// ALU
module ALU #(parameter w = 8) (
    clk, rst, CE, IN_valid, MODE, CMD, OPA, OPB, Cin,
    ERR, RES, OF, COUT, G, L, E);
    input clk;
    input rst;
    input CE;
    input [1:0] IN_valid;
    input MODE;
    input [3:0] CMD;
    input [w-1:0] OPA;
    input [w-1:0] OPB;
    input Cin;
    output reg ERR;
    output reg OF;
    output reg COUT;
    output reg G;
    output reg L;
    output reg E;
    output reg [2*w:0] RES;
reg [1:0] IN_valid_t;
reg [3:0] CMD_t;
reg MODE_t, Cin_t;
reg [w-1:0] OPA_t, OPB_t;
reg ERR_t, OF_t, COUT_t, G_t, L_t, E_t;
reg [2*w:0] RES_t, RES_m;
reg signed [w-1:0] sOPA, sOPB;
reg signed [2*w:0] sRES;
reg [$clog2(w)-1:0] shift_amount;
always @(posedge clk or posedge rst) begin  
    if(rst) begin
        OPA_t <= 0;
        OPB_t <= 0;
        Cin_t <= 0;
        IN_valid_t <= 0;
        MODE_t <= 0;
        CMD_t <= 0; end
     else if(CE) begin
        OPA_t <= OPA;
        OPB_t <= OPB;
        Cin_t <= Cin;
        IN_valid_t <= IN_valid;
        MODE_t <= MODE;
        CMD_t <= CMD; end   
end
always @(*) begin
    ERR_t = 0;    
    sOPA = 0;
    sOPB = 0;
    sRES = 0;
    shift_amount = 0;
    OF_t = 0;
    COUT_t = 0;
    G_t = 0;
    L_t = 0;
  ...
Size: ~1900 cells after synthesis, roughly 50 I/O pins, roughly 12000 um^2 of cells after synthesis.
make LEC_CHECK=0 ABC_AREA=1 CAP_MARGIN=10 CELL_PAD_IN_SITES_DETAIL_PLACEMENT=1 CORE_ASPECT_RATIO=1.09 CORE_MARGIN=3 CORE_UTILIZATION=49 CTS_CLUSTER_DIAMETER=357 CTS_CLUSTER_SIZE=12 GPL_TIMING_DRIVEN=0 HOLD_SLACK_MARGIN=0.13 MAX_ROUTING_LAYER=met4 MIN_ROUTING_LAYER=met2 PLACE_DENSITY_LB_ADDON=0.01 SETUP_SLACK_MARGIN=1.29 SLEW_MARGIN=20 finish   # period 4.73 ns
run.sh (not shown) runs the stock make flow with config.mk's settings and CLKGATE_MAP_FILE=.
The first run did not get past global routing (5_1_grt) with GRT-0116.
Then changed:
ABC_AREA = not set   (was 1)
CAP_MARGIN = 20   (was 10)
CELL_PAD_IN_SITES_DETAIL_PLACEMENT = not set   (was 1)
CORE_ASPECT_RATIO = not set   (was 1.09)
CORE_MARGIN = 2   (was 3)
CORE_UTILIZATION = 39   (was 49)
CTS_CLUSTER_DIAMETER = not set   (was 357)
CTS_CLUSTER_SIZE = not set   (was 12)
GPL_TIMING_DRIVEN = not set   (was 0)
HOLD_SLACK_MARGIN = not set   (was 0.13)
MAX_ROUTING_LAYER = not set   (was met4)
MIN_ROUTING_LAYER = not set   (was met2)
PLACE_DENSITY_LB_ADDON = not set   (was 0.01)
SETUP_SLACK_MARGIN = not set   (was 1.29)
clock period = 5.79 ns   (was 4.73 ns; I/O delays follow)
Effect:
- This time the run passed the timing, design-rule and antenna checks
- synthesized area decreases by 4.5%
- die size climbs by about 17%
- synthesized cell count fell by about 20%
Then changed:
CORE_UTILIZATION = 8   (was 39)
clock period = 8.14 ns   (was 5.79 ns; I/O delays follow)
The changed run completed with no timing, DRC or antenna violations.
Combinational power falls by a quarter to a third.
Fmax falls by about a fifth.
Die size rises to 4.8 times its value.
Worst setup slack gains 0.88 ns.
First-iteration DRC count falls by about a fifth.
Then changed:
CORE_UTILIZATION = 40   (was 8)
clock period = 5.79 ns   (was 8.14 ns; I/O delays follow)
Clock power rises by 67%.
Maximum frequency rises by 28%.
Combinational power rises by 53%.
Total power rises by 52%.
Design area falls by 8.7%.
Then changed:
CORE_UTILIZATION = 65   (was 40)
SETUP_SLACK_MARGIN = -0.29   (was not set)
clock period = 4.97 ns   (was 5.79 ns; I/O delays follow)
This time the run ran to the end with violations: negative setup slack.
Setup slack is worse by 0.71 ns.
Design area increases by 10%.
Total power increases by 43%.
Non-clock buffer count increases by 113.
Final cell count decreases by 2.1%.
Synthesized area does not change.
Then changed:
CORE_UTILIZATION = 72   (was 65)
CTS_CLUSTER_DIAMETER = 370   (was not set)
SETUP_SLACK_MARGIN = not set   (was -0.29)
clock period = 2.96 ns   (was 4.97 ns; I/O delays follow)
=> The changed run aborted during clock tree synthesis (4_1_cts) (DPL-0038); die size came out lower by 9.4%; synthesized cell count stays the same; synthesized area is unchanged.


ALU again, from the RTL that the note above started with.
make LEC_CHECK=0 ABC_AREA=0 CAP_MARGIN=20 CELL_PAD_IN_SITES_DETAIL_PLACEMENT=2 CORE_ASPECT_RATIO=1.4 CORE_MARGIN=2 CORE_UTILIZATION=48 CTS_CLUSTER_DIAMETER=273 PLACE_DENSITY_LB_ADDON=0.25 SETUP_SLACK_MARGIN=-0.03 SLEW_MARGIN=20 TNS_END_PERCENT=35 finish   # period 3.26 ns
The baseline failed in detailed placement (3_5_place_dp).
Then changed:
Settings changed: ABC_AREA 0 to not set, CELL_PAD_IN_SITES_DETAIL_PLACEMENT 2 to not set, CORE_ASPECT_RATIO 1.4 to not set, CORE_UTILIZATION 48 to 40, CTS_CLUSTER_DIAMETER 273 to 357, HOLD_SLACK_MARGIN set to 0.13, MAX_ROUTING_LAYER set to met4, PLACE_DENSITY_LB_ADDON 0.25 to not set, SETUP_SLACK_MARGIN -0.03 to not set, TNS_END_PERCENT 35 to not set.
Clock period 3.26 ns to 6.0 ns, I/O delays scaled along.
Result: The new run passed the timing, design-rule and antenna checks; die area rose by 19%; synthesized cell count is unchanged; area after synthesis stays the same.
Then changed:
Settings changed: CAP_MARGIN 20 to 10, CORE_MARGIN 2 to 3, CORE_UTILIZATION 40 to 49, CTS_CLUSTER_SIZE set to 12, PLACE_DENSITY_LB_ADDON set to 0.01, SETUP_SLACK_MARGIN set to 1.29.
Combinational power came out higher by 21%.
Sequential cell count stays the same.
Clock skew hardly moves.
Critical path depth climbs by 1.
Final cell count goes down by about 0.6%.
Worst hold slack loses 0.0085 ns.
Setup slack improves by 0.41 ns.
Die area fell by 16%.
Maximum frequency came out higher by 7.8%.
Then changed:
Settings changed: ABC_AREA set to 1, CAP_MARGIN 10 to 20, CORE_MARGIN 3 to 2, CORE_UTILIZATION 49 to 67, CTS_CLUSTER_DIAMETER 357 to not set, CTS_CLUSTER_SIZE 12 to not set, HOLD_SLACK_MARGIN 0.13 to not set, MAX_ROUTING_LAYER met4 to not set, PLACE_DENSITY_LB_ADDON 0.01 to not set, SETUP_SLACK_MARGIN 1.29 to not set.
Clock period 6.0 ns to 9.05 ns, I/O delays scaled along.
First-iteration DRC count rises by 5.5%.
Register-to-register slack gains 1.8 ns.
Sequential cell count does not change.
Routed wire length decreases by 3.3%.
Critical path depth rises by 4.
Count of clock-buffer cells in the layout stays the same.
Sequential share of layout area increases by 1.2 points.
Clock skew barely changes.
Final area decreases by 11%.


build 70:
Starting RTL as in the previous note.
clock: 7.44 ns
lec_check: 0
abc_area: 1
cap_margin: 20
cell_pad_in_sites_detail_placement: 1
core_margin: 2
core_utilization: 40
cts_cluster_size: 76
gpl_timing_driven: 1
place_density: 0.81
setup_slack_margin: 0.4
slew_margin: 20
The inputs of build 31 differ from those of build 70 as listed below.
==> flow/config.mk <==
export PLATFORM = sky130hd
export DESIGN_NAME = ALU
export DESIGN_NICKNAME = ALU
export VERILOG_FILES = /design/flow/design.v
export SDC_FILE = /design/flow/constraint.sdc
export NUM_CORES = 4
export LEC_CHECK = 0
export CAP_MARGIN = 20
export CORE_MARGIN = 2
export CORE_UTILIZATION = 69
export CTS_CLUSTER_DIAMETER = 36
export SETUP_SLACK_MARGIN = -0.29
export SLEW_MARGIN = 20
==> flow/constraint.sdc <==
create_clock -name core_clock -period 4.85 [get_ports {clk}]
set_input_delay 0.9700 -clock core_clock [delete_from_list [all_inputs] [get_ports {clk}]]
set_output_delay 0.9700 -clock core_clock [all_outputs]
set_load 0.01 [all_outputs]
Results
Worst hold slack delta (build 31 − build 70): unfavourable. Per the comparison of build 31 with build 70, clock network fraction of total power now smaller; worst endpoint required time now sits lower. From build 70 to build 31 the numbers moved as follows: yosys synthesis chip area went down by about 4.5%, placement row count went down by 17. Build 31 finished all stages; layout check result: FAIL, due to negative setup slack. Both conditions hold for build 70: the flow ran to the end and the final layout passed the timing, design-rule and antenna checks.
### build 31 -> build 43
-- flow/config.mk --
<<< build 31, line 10
export CORE_UTILIZATION = 69
export CTS_CLUSTER_DIAMETER = 36
export SETUP_SLACK_MARGIN = -0.29
>>> build 43, line 10
export CORE_UTILIZATION = 58
==> flow/constraint.sdc <==
create_clock -name core_clock -period 4.1 [get_ports {clk}]
set_input_delay 0.8200 -clock core_clock [delete_from_list [all_inputs] [get_ports {clk}]]
set_output_delay 0.8200 -clock core_clock [all_outputs]
set_load 0.01 [all_outputs]
--- outcome ---
Changes observed in build 43 relative to build 31: setup slack down 0.66 ns; shortest clock period the worst path allows after layout went down by 0.093 ns. Total length of routed met3 wires in build 43 is 5.3% lower than in build 31. Compared with build 31, build 43 degrades area of the die. Last weighted congestion value of the routability-driven placer, build 43 vs build 31: down by more than 10%. Diff build 31 -> build 43: pre-CTS setup slack -0.75 ns, area added between synthesis and finish higher. Complete run, failing final checks: build 43, reason negative setup slack. When build 43 is measured against build 31, its length of the first detailed-routing pass in iterations turns out 5 lower. In the tables for build 43 and build 31, share of total power in the clock network reads higher with build 31. Cmp build 43 and build 31 / wire length / lower: build 31. Relative to build 31, cell count along the critical path has gone down in build 43.
Changes in build 55 relative to build 43:
-- flow/config.mk --
<<< build 43, line 8
>>> build 55, line 8
export ABC_AREA = 1
<<< build 43, line 10
export CORE_UTILIZATION = 58
>>> build 55, line 11
export CORE_UTILIZATION = 69
export CTS_CLUSTER_DIAMETER = 341
export CTS_CLUSTER_SIZE = 16
export SETUP_SLACK_MARGIN = -0.29
==> flow/constraint.sdc <==
create_clock -name core_clock -period 4.85 [get_ports {clk}]
set_input_delay 0.9700 -clock core_clock [delete_from_list [all_inputs] [get_ports {clk}]]
set_output_delay 0.9700 -clock core_clock [all_outputs]
set_load 0.01 [all_outputs]
### Flow results
- Relative to build 43, the weighted congestion reported at the end of routability-driven placement of build 55 is higher by 0.19.
- Looking only at global-route usage, and setting everything else aside, the lower value of build 55 and build 43 goes to build 43.
- Build 43 was larger in final cell area than build 55.
- Build 55 and build 43: no clean run
- Re total power draw: build 55 is 2400 uW down on build 43.
- The sequential share of layout area of build 55 is higher than that of build 43.
- Wire length delta (build 55 − build 43): unfavourable
Changes in build 58 relative to build 55:
-- flow/config.mk --
<<< build 55, line 8
export ABC_AREA = 1
>>> build 58, line 8
<<< build 55, line 11
export CORE_UTILIZATION = 69
export CTS_CLUSTER_DIAMETER = 341
export CTS_CLUSTER_SIZE = 16
export SETUP_SLACK_MARGIN = -0.29
>>> build 58, line 10
export CORE_UTILIZATION = 40
==> flow/constraint.sdc <==
create_clock -name core_clock -period 6.0 [get_ports {clk}]
set_input_delay 1.2000 -clock core_clock [delete_from_list [all_inputs] [get_ports {clk}]]
set_output_delay 1.2000 -clock core_clock [all_outputs]
set_load 0.01 [all_outputs]
--- outcome ---
Build 58 | status: complete | timing, DRC, antenna: pass. Build 58: clock power is about 11% lower than what build 55 reported. Build 55 → build 58: proportion of synthesized area in mux cells now sits higher, total negative setup slack now sits higher, power of the combinational group now sits lower, first-pass iteration count of the detailed router now sits lower, final area now sits lower. [build 58 vs build 55] share of cell area taken by flip-flops and latches: higher in build 58.


== run A ==
ALU again, from the RTL that the note above started with.
export LEC_CHECK = 0
export ABC_AREA = 1
export CAP_MARGIN = 20
export CORE_ASPECT_RATIO = 1.45
export CORE_MARGIN = 2
export CORE_UTILIZATION = 38
export CTS_CLUSTER_SIZE = 24
export GPL_ROUTABILITY_DRIVEN = 1
export GPL_TIMING_DRIVEN = 0
export HOLD_SLACK_MARGIN = 0.3
export MAX_ROUTING_LAYER = met4
export SLEW_MARGIN = 10
export TNS_END_PERCENT = 10
create_clock -name core_clock -period 5.06 [get_ports {clk}]
[flow] run A | stages: complete | final checks: fail | reason: setup timing
Relative to run A, the following input files were edited for run B:
- clearing CORE_ASPECT_RATIO, which used to be 1.45
- putting CTS_CLUSTER_DIAMETER at 370 where nothing was set
- putting PLACE_DENSITY at 0.42 where nothing was set
- clearing TNS_END_PERCENT, which used to be 10
- clearing CTS_CLUSTER_SIZE, which used to be 24
- swapping 38 for 72 in CORE_UTILIZATION
- clearing GPL_TIMING_DRIVEN, which used to be 0
- swapping 10 for 20 in SLEW_MARGIN
- putting SETUP_SLACK_MARGIN at 0.87 where nothing was set
- clearing HOLD_SLACK_MARGIN, which used to be 0.3
- clearing GPL_ROUTABILITY_DRIVEN, which used to be 1
- clearing MAX_ROUTING_LAYER, which used to be met4
- swapping 5.06 for 2.96 in the clock period (ns, I/O delays scaled along)
==> results <==
In the summary table, run B is marked failed, with error DPL-0033 raised in 4_1_cts.
Initial standard-cell utilization of the core, run B and run A: lower on run A
Looking only at vertical die size, and setting everything else aside, the lower value of run B and run A goes to run B.
As far as simple-gate share of the synthesized area goes, run B and run A are indistinguishable; the numbers are identical.
> inputs changed (run B -> run C)
- clearing CTS_CLUSTER_DIAMETER, which used to be 370
- clearing ABC_AREA, which used to be 1
- putting CTS_CLUSTER_SIZE at 98 where nothing was set
- clearing SETUP_SLACK_MARGIN, which used to be 0.87
- swapping 0.42 for 0.36 in PLACE_DENSITY
- putting CORE_ASPECT_RATIO at 0.74 where nothing was set
- swapping 2.96 for 5.81 in the clock period (ns, I/O delays scaled along)
Findings:
Of run B and run C, only run C finishes the flow clean.
Compare run C and run B | die span in x higher: run C
In run C, the gate count of the mapped netlist came out about 20% below the value in run B.
Summary of the comparison: count of unique library cells instantiated by Yosys is higher in run C, relative to run B.
In the metrics for run C and run B, the one carrying the higher xor/xnor share of the synthesized area is run C.
Standard cell core area was higher in the run labelled run B.
Taking run B over run C, the detailed-placement wirelength estimate ratio works out to 1.2.
Site row count: higher on run B
Setup changes, run C to run D
- a change of PLACE_DENSITY from 0.36 to 0.67
- a change of CTS_CLUSTER_SIZE from 98 to 31
- an added SETUP_SLACK_MARGIN of -0.29
- a deleted CORE_ASPECT_RATIO that had been 0.74
- a change of the clock period (ns, I/O delays scaled along) from 5.81 to 4.97
==> comparison <==
Stage in which a tool error killed run D: 5_1_grt. As far as synthesized-area fraction occupied by and/or/nand/nor cells goes, run C and run D are indistinguishable; the numbers are identical. From run C to run D the numbers moved as follows: number of setup buffers added after CTS grew by 24, number of gates resized after CTS grew by 73.
Changes in run E relative to run D:
- SETUP_SLACK_MARGIN: -0.29 -> unset
- PLACE_DENSITY_LB_ADDON: unset -> 0.0
- PLACE_DENSITY: 0.67 -> unset
- CTS_CLUSTER_DIAMETER: unset -> 28
- CTS_CLUSTER_SIZE: 31 -> 47
- the clock period (ns, I/O delays scaled along): 4.97 -> 4.77
--- outcome ---
- Diff run D -> run E: share of synthesized area spent on multiplexers neither gained nor lost much; synthesized area ~0 delta; number of buffers inserted by hold repair at cts stayed essentially flat; yosys stat chip area shows no meaningful change.
- Run E did not finish: a tool error stopped it during 5_1_grt.
- Reported for run D and run E, instance count of the mapped netlist turned out identical to the last digit.
- Summary of the comparison: total half-perimeter wirelength after legalization and detailed placement is lower in run E, relative to run D.
- Changes observed in run E relative to run D: post-CTS resize count saw a decrease; instance count after placement with tap cells included saw an increase.
- Reported for run D and run E, xor and xnor area share after synthesis turned out identical to the last digit.
- Compared to run D, run E has total cell area at the placement stage about 1.8% higher.


ALU again, from the RTL that the note above started with.
Settings: LEC_CHECK=0, CAP_MARGIN=25, CELL_PAD_IN_SITES_DETAIL_PLACEMENT=0, CORE_MARGIN=2, CORE_UTILIZATION=56, SETUP_SLACK_MARGIN=0.7, SLEW_MARGIN=20; clock period 4.96 ns.
The first run completed, yet does not pass: negative setup slack.
Edit:
- CORE_UTILIZATION: 56 -> 69
- CTS_CLUSTER_DIAMETER: unset -> 26
- CTS_CLUSTER_SIZE: unset -> 19
- HOLD_SLACK_MARGIN: unset -> 0.29
- clock period: 4.96 -> 5.86 ns (I/O delays scaled with it)
The new run completed, yet does not pass: negative setup slack.
Core utilization climbs by 11 points.
Maximum frequency went down by 18%.
Power goes down by 18%.
Worst setup slack gets worse by 250 ps.
Global-route usage increases by 12 points.
Edit:
- CORE_UTILIZATION: 69 -> 66
- CTS_CLUSTER_DIAMETER: 26 -> unset
- CTS_CLUSTER_SIZE: 19 -> unset
- HOLD_SLACK_MARGIN: 0.29 -> unset
- SETUP_SLACK_MARGIN: 0.7 -> -0.12
- clock period: 5.86 -> 5.23 ns (I/O delays scaled with it)
Result: The changed run completed, yet does not pass: negative setup slack; sequential power is higher by 12%; setup slack gains 140 ps; worst hold slack stays flat; clock-buffer cell count is lower by 1; synthesized area is unchanged; critical path depth is lower by 1; global-route usage is lower by 3.6 points; maximum frequency is higher by 14%; cell area is higher by 2.5%; sequential cell count is unchanged.
Power figures rest on the tool's default switching activity, not on a simulated workload.
